==> try-willow: inputs <==
// stopwatch
module stopwatch(clk, rst, btnS, btnR, sw, an, seg);
input clk;
input rst;
input btnS, btnR;
input [7:0] sw;
output reg [3:0] an;
output reg [7:0] seg;
reg [3:0] seg_value;
wire [3:0] seg3, seg2, seg1, seg0;
reg adj_sec;
reg adj;
reg digits_on;
wire one_hz_clk;
wire two_hz_clk;
wire segment_clk;
wire blink_clk;
wire debounce_clk;
wire one_hz_rise;
wire two_hz_rise;
wire segment_rise;
wire blink_rise;
wire debounce_rise;
reg [31:0] sec_counter;
reg [1:0] seg_index;
clock #(.start_time(0), .end_time(200)) my_one_hz_clk(.in(clk), .rst(rst), .out(one_hz_clk), .rise(one_hz_rise));
clock #(.start_time(0), .end_time(100)) my_two_hz_clk(.in(clk), .rst(rst), .out(two_hz_clk), .rise(two_hz_rise));
clock #(.start_time(0), .end_time(4)) my_segment_clk(.in(clk), .rst(rst), .out(segment_clk), .rise(segment_rise));
clock #(.start_time(0), .end_time(20)) my_blink_clk(.in(clk), .rst(rst), .out(blink_clk), .rise(blink_rise));
clock #(.start_time(0), .end_time(10)) my_debounce_clk(.in(clk), .rst(rst), .out(debounce_clk), .rise(debounce_rise));
wire [1:0] next_index = seg_index + 2'd1;
assign seg0 = (sec_counter % 60)  % 10;
assign seg1 = (sec_counter % 60)  / 10;
  ...
Settings: LEC_CHECK=0, ABC_AREA=1, CAP_MARGIN=20, CORE_ASPECT_RATIO=0.5, CORE_MARGIN=2, CORE_UTILIZATION=72, CTS_CLUSTER_DIAMETER=345, CTS_CLUSTER_SIZE=96, PLACE_DENSITY=0.36, SETUP_SLACK_MARGIN=-1.03, SLEW_MARGIN=20, TNS_END_PERCENT=5; clock period 11.7 ns.
run.sh (not shown) runs the stock make flow with config.mk's settings and CLKGATE_MAP_FILE=.
==> inputs of try-violet, as changes to try-willow <==
==> flow/config.mk (replaced) <==
export PLATFORM = sky130hd
export DESIGN_NAME = stopwatch
export DESIGN_NICKNAME = stopwatch
export VERILOG_FILES = /design/flow/design.v
export SDC_FILE = /design/flow/constraint.sdc
export NUM_CORES = 4
export LEC_CHECK = 0
export ABC_AREA = 1
export CAP_MARGIN = 20
export CORE_MARGIN = 2
export CORE_UTILIZATION = 72
export CTS_CLUSTER_DIAMETER = 192
export CTS_CLUSTER_SIZE = 99
export PLACE_DENSITY = 0.4
export SETUP_SLACK_MARGIN = -1.54
export SLEW_MARGIN = 20
==> flow/constraint.sdc (replaced) <==
create_clock -name core_clock -period 15.5 [get_ports {clk}]
set_input_delay 3.1000 -clock core_clock [delete_from_list [all_inputs] [get_ports {clk}]]
set_output_delay 3.1000 -clock core_clock [all_outputs]
set_load 0.01 [all_outputs]
==> inputs of try-indigo, as changes to try-willow <==
==> flow/config.mk (replaced) <==
export PLATFORM = sky130hd
export DESIGN_NAME = stopwatch
export DESIGN_NICKNAME = stopwatch
export VERILOG_FILES = /design/flow/design.v
export SDC_FILE = /design/flow/constraint.sdc
export NUM_CORES = 4
export LEC_CHECK = 0
export CAP_MARGIN = 20
export CORE_MARGIN = 2
export CORE_UTILIZATION = 66
export MAX_ROUTING_LAYER = met4
export SLEW_MARGIN = 20
export TNS_END_PERCENT = 5
==> flow/constraint.sdc (replaced) <==
create_clock -name core_clock -period 19.0 [get_ports {clk}]
set_input_delay 3.8000 -clock core_clock [delete_from_list [all_inputs] [get_ports {clk}]]
set_output_delay 3.8000 -clock core_clock [all_outputs]
set_load 0.01 [all_outputs]
==> summary.txt <==
run metrics: top cells, area dfxtp_1 16%, nand2_1 15%, inv_1 7.2%, Die Span Y 140 um, total core area 0.0362 mm^2, Post-synth seq share 16.3%, Chip Width 277 um, Stopped at 3_5_place_dp, Cell Rows 49, XOR Share, Synth 6.59%, status stopped before the end, Error [ERROR DPL-0033] detailed placement checks failed during check placement., Cell Area, Synth 0.0267 mm^2, MUX area fraction 0.112%
(the above is from try-willow)
==> summary.txt <==
run metrics: status stopped before the end, Stopped at 5_1_grt, Error [ERROR GRT-0232] Routing congestion too high. Check the congestion heatmap in the GUI., All-Layer GR Usage 85.5%, Longest Clk Path Bufs 3, Cell Rows 78, Chip Width 218 um, top cells, area dfxtp_1 14%, xnor2_1 6.0%, nor2_1 5.0%, Cell Area, Synth 0.0303 mm^2, total core area 0.0454 mm^2, XOR Share, Synth 8.09%, Die Span Y 218 um, MUX area fraction 3.75%, fraction of registers with async set/reset 0%, post-CTS setup buffer count 37, Post-synth seq share 14.4%
(the above is from try-indigo)
==> summary.txt <==
run metrics: Error [ERROR DPL-0033] detailed placement checks failed during check placement., Die Span Y 197 um, top cells, area dfxtp_1 16%, nand2_1 15%, inv_1 7.2%, XOR Share, Synth 6.59%, Cell Rows 70, MUX area fraction 0.112%, total core area 0.0366 mm^2, Chip Width 197 um, status stopped before the end, Stopped at 4_1_cts
(the above is from try-violet)

* * *

==> build 9: inputs <==
==> flow/design.v <==
`timescale 1ns / 1ps
module clock #(parameter start_time = 0, parameter end_time = 100)(
    input wire in,
    input wire rst,
    output reg out,
    output wire rise
);
    reg [31:0] counter;
    assign rise = (counter >= (end_time >> 1)) & ~out;
    always @(posedge in) begin
        if (rst) begin
            counter <= start_time;
            out <= 1'b0;
        end else begin
            counter <= (counter >= (end_time >> 1)) ? 1 : counter + 1;
            out <= (counter >= (end_time >> 1)) ? ~out : out;
        end
    end
endmodule
`timescale 1ns / 1ps
module stopwatch(clk, rst, btnS, btnR, sw, an, seg);
input clk;
input rst;
input btnS, btnR;
input [7:0] sw;
output reg [3:0] an;
output reg [7:0] seg;
reg [3:0] seg_value;
wire [3:0] seg3, seg2, seg1, seg0;
reg adj_sec;
reg adj;
reg digits_on;
wire one_hz_clk;
wire two_hz_clk;
wire segment_clk;
wire blink_clk;
wire debounce_clk;
wire one_hz_rise;
wire two_hz_rise;
wire segment_rise;
wire blink_rise;
wire debounce_rise;
reg [31:0] sec_counter;
reg [1:0] seg_index;
clock #(.start_time(0), .end_time(200)) my_one_hz_clk(.in(clk), .rst(rst), .out(one_hz_clk), .rise(one_hz_rise));
clock #(.start_time(0), .end_time(100)) my_two_hz_clk(.in(clk), .rst(rst), .out(two_hz_clk), .rise(two_hz_rise));
clock #(.start_time(0), .end_time(4)) my_segment_clk(.in(clk), .rst(rst), .out(segment_clk), .rise(segment_rise));
clock #(.start_time(0), .end_time(20)) my_blink_clk(.in(clk), .rst(rst), .out(blink_clk), .rise(blink_rise));
clock #(.start_time(0), .end_time(10)) my_debounce_clk(.in(clk), .rst(rst), .out(debounce_clk), .rise(debounce_rise));
wire [1:0] next_index = seg_index + 2'd1;
assign seg0 = (sec_counter % 60)  % 10;
assign seg1 = (sec_counter % 60)  / 10;
assign seg2 = (sec_counter / 60)  % 10;
assign seg3 = (sec_counter / 600) % 10;
always @(*) begin
    case (next_index)
        0: seg_value = (digits_on || ~sw[1]) ? seg0 : 10;
        1: seg_value = (digits_on || ~sw[1]) ? seg1 : 10;
        2: seg_value = (digits_on ||  sw[1]) ? seg2 : 10;
        default: seg_value = (digits_on ||  sw[1]) ? seg3 : 10;
    endcase
end
always @(posedge clk) begin
    if (rst) begin
        adj_sec   <= 1'b0;
        adj       <= 1'b0;
        seg_index <= 2'd0;
        an        <= 4'b1111;
        seg       <= 8'b11111111;
    end else if (segment_rise) begin
        adj_sec   <= sw[1];
        adj       <= sw[0];
        seg_index <= next_index;
        an        <= ~(4'b0001 << next_index);
        case (seg_value)
            0: seg <= ~8'b11111100;
            1: seg <= ~8'b01100000;
            2: seg <= ~8'b11011010;
            3: seg <= ~8'b11110010;
            4: seg <= ~8'b01100110;
            5: seg <= ~8'b10110110;
            6: seg <= ~8'b10111110;
            7: seg <= ~8'b11100000;
            8: seg <= ~8'b11111110;
            9: seg <= ~8'b11110110;
            default: seg <= 8'b11111111;
        endcase
    end
end
reg [1:0] reset_state;
reg [2:0] pause_state;
reg stop_tick;
reg has_ticked_once;
wire [1:0] reset_sample = {btnR, reset_state[1]};
wire [2:0] pause_sample = {pause_state[2] && btnS, btnS, pause_state[1]};
always @(posedge clk) begin
    if (rst) begin
        reset_state     <= 2'b00;
        pause_state     <= 3'b000;
        stop_tick       <= 1'b0;
        has_ticked_once <= 1'b0;
        sec_counter     <= 32'd0;
    end else if (debounce_rise) begin
        if (reset_sample == 2'b11) begin
            reset_state <= 2'b00;
            pause_state <= pause_sample;
            sec_counter <= 0;
        end else if (pause_sample == 3'b011) begin
            reset_state <= reset_sample;
            pause_state <= 3'b100;
            stop_tick   <= ~stop_tick;
        end else begin
            reset_state <= reset_sample;
            pause_state <= pause_sample;
            if (adj ? two_hz_clk : one_hz_clk) begin
                if (~has_ticked_once && ~stop_tick) begin
                    has_ticked_once <= 1'b1;
                    if (adj && ~adj_sec) begin
                        sec_counter <= (sec_counter / 60 >= 99)
                                  ? (sec_counter % 60)
                                  : (sec_counter + 60);
                    end else if (adj) begin
                        sec_counter <= (sec_counter / 60) * 60 + ((sec_counter + 1) % 60);
                    end else begin
                        sec_counter <= sec_counter + 1;
                    end
                end
            end else has_ticked_once <= 1'b0;
        end
    end
end
always @(posedge clk) begin
    if (rst)
        digits_on <= 1'b0;
    else if (blink_rise)
        digits_on <= (~adj || ~digits_on);
end
endmodule
==> flow/run.sh <==
#!/bin/bash
# the make line also repeats each setting of config.mk as NAME=value (left out here)
make -C /OpenROAD-flow-scripts/flow DESIGN_CONFIG=/design/flow/config.mk WORK_HOME=/design/flow/orfs CLKGATE_MAP_FILE= finish
==> flow/config.mk <==
export PLATFORM = sky130hd
export DESIGN_NAME = stopwatch
export DESIGN_NICKNAME = stopwatch
export VERILOG_FILES = /design/flow/design.v
export SDC_FILE = /design/flow/constraint.sdc
export NUM_CORES = 4
export LEC_CHECK = 0
export ABC_AREA = 0
export CAP_MARGIN = 10
export CELL_PAD_IN_SITES_DETAIL_PLACEMENT = 1
export CORE_ASPECT_RATIO = 1.27
export CORE_MARGIN = 4
export CORE_UTILIZATION = 54
export CTS_CLUSTER_DIAMETER = 276
export CTS_CLUSTER_SIZE = 31
export GPL_ROUTABILITY_DRIVEN = 1
export GPL_TIMING_DRIVEN = 1
export HOLD_SLACK_MARGIN = -0.09
export MAX_ROUTING_LAYER = met4
export MIN_ROUTING_LAYER = met2
export PLACE_DENSITY_LB_ADDON = 0.19
export SETUP_SLACK_MARGIN = 5.0
export SLEW_MARGIN = 25
export TNS_END_PERCENT = 85
==> flow/constraint.sdc <==
create_clock -name core_clock -period 31.5 [get_ports {clk}]
set_input_delay 6.3000 -clock core_clock [delete_from_list [all_inputs] [get_ports {clk}]]
set_output_delay 6.3000 -clock core_clock [all_outputs]
set_load 0.01 [all_outputs]
==> inputs of trial 94, as changes to build 9 <==
==> flow/config.mk (replaced) <==
export PLATFORM = sky130hd
export DESIGN_NAME = stopwatch
export DESIGN_NICKNAME = stopwatch
export VERILOG_FILES = /design/flow/design.v
export SDC_FILE = /design/flow/constraint.sdc
export NUM_CORES = 4
export LEC_CHECK = 0
export CAP_MARGIN = 20
export CORE_MARGIN = 2
export CORE_UTILIZATION = 40
export SLEW_MARGIN = 20
==> flow/constraint.sdc (replaced) <==
create_clock -name core_clock -period 27.9 [get_ports {clk}]
set_input_delay 5.5800 -clock core_clock [delete_from_list [all_inputs] [get_ports {clk}]]
set_output_delay 5.5800 -clock core_clock [all_outputs]
set_load 0.01 [all_outputs]
==> inputs of trial 66, as changes to build 9 <==
==> flow/config.mk (replaced) <==
export PLATFORM = sky130hd
export DESIGN_NAME = stopwatch
export DESIGN_NICKNAME = stopwatch
export VERILOG_FILES = /design/flow/design.v
export SDC_FILE = /design/flow/constraint.sdc
export NUM_CORES = 4
export LEC_CHECK = 0
export ABC_AREA = 0
export CAP_MARGIN = 10
export CELL_PAD_IN_SITES_DETAIL_PLACEMENT = 0
export CORE_ASPECT_RATIO = 1.27
export CORE_MARGIN = 2
export CORE_UTILIZATION = 54
export CTS_CLUSTER_DIAMETER = 276
export CTS_CLUSTER_SIZE = 24
export GPL_ROUTABILITY_DRIVEN = 0
export GPL_TIMING_DRIVEN = 0
export PLACE_DENSITY_LB_ADDON = 0.19
export SETUP_SLACK_MARGIN = 5.0
export SLEW_MARGIN = 10
export TNS_END_PERCENT = 85
==> impl_metrics.toml <==
# yosys + openroad results
[outcome]
status = "timing/DRC/antenna clean"

[grt]
use_met1_pct = 32.0
met2_usage_pct = 37.4
met3_usage_pct = 1.49
track_usage_pct = 22.5

[cts]
post-cts-setup-buffers = 0
cts.repair.resized = 0

[placed_design]
hpwl_microns = 69500
placed_area_sq_um = 32000
dp_cells = 5216

[floorplan]
core-area_sq_um = 74700
row_count = 100
fp_util_pct = 40.6
die_w_microns = 279
die_y_microns = 279
The numbers above come from trial 94.

==> impl_metrics.toml <==
# physical design summary
[outcome]
status = "aborted with a tool error"
haltStage = "global routing"
error = "[ERROR GRT-0232] Routing congestion too high. Check the congestion heatmap in the GUI."

[logic_synthesis]
synth_area_leader_cell = "dfxtp_1"

[floorplan]
die_y_microns = 275
row_count = 97
die_w_microns = 218

[placed_design]
dp_cells = 4978
hpwl_microns = 86300
placed_area_sq_um = 31600

[grt]
met3_usage_pct = 82.8
track_usage_pct = 79.3

[cts]
post-cts-setup-buffers = 2
cts.repair.resized = 8
The numbers above come from build 9.

==> impl_metrics.toml <==
# yosys + openroad results
[placed_design]
dp_cells = 5113

[cts]
cts.repair.resized = 0

[grt]
use_met1_pct = 37.9
met2_usage_pct = 53.5
track_usage_pct = 30.9

[floorplan]
die_y_microns = 271
row_count = 97
fp_util_pct = 54.7
core-area_sq_um = 55300

[outcome]
status = "timing/DRC/antenna clean"
The numbers above come from trial 66.

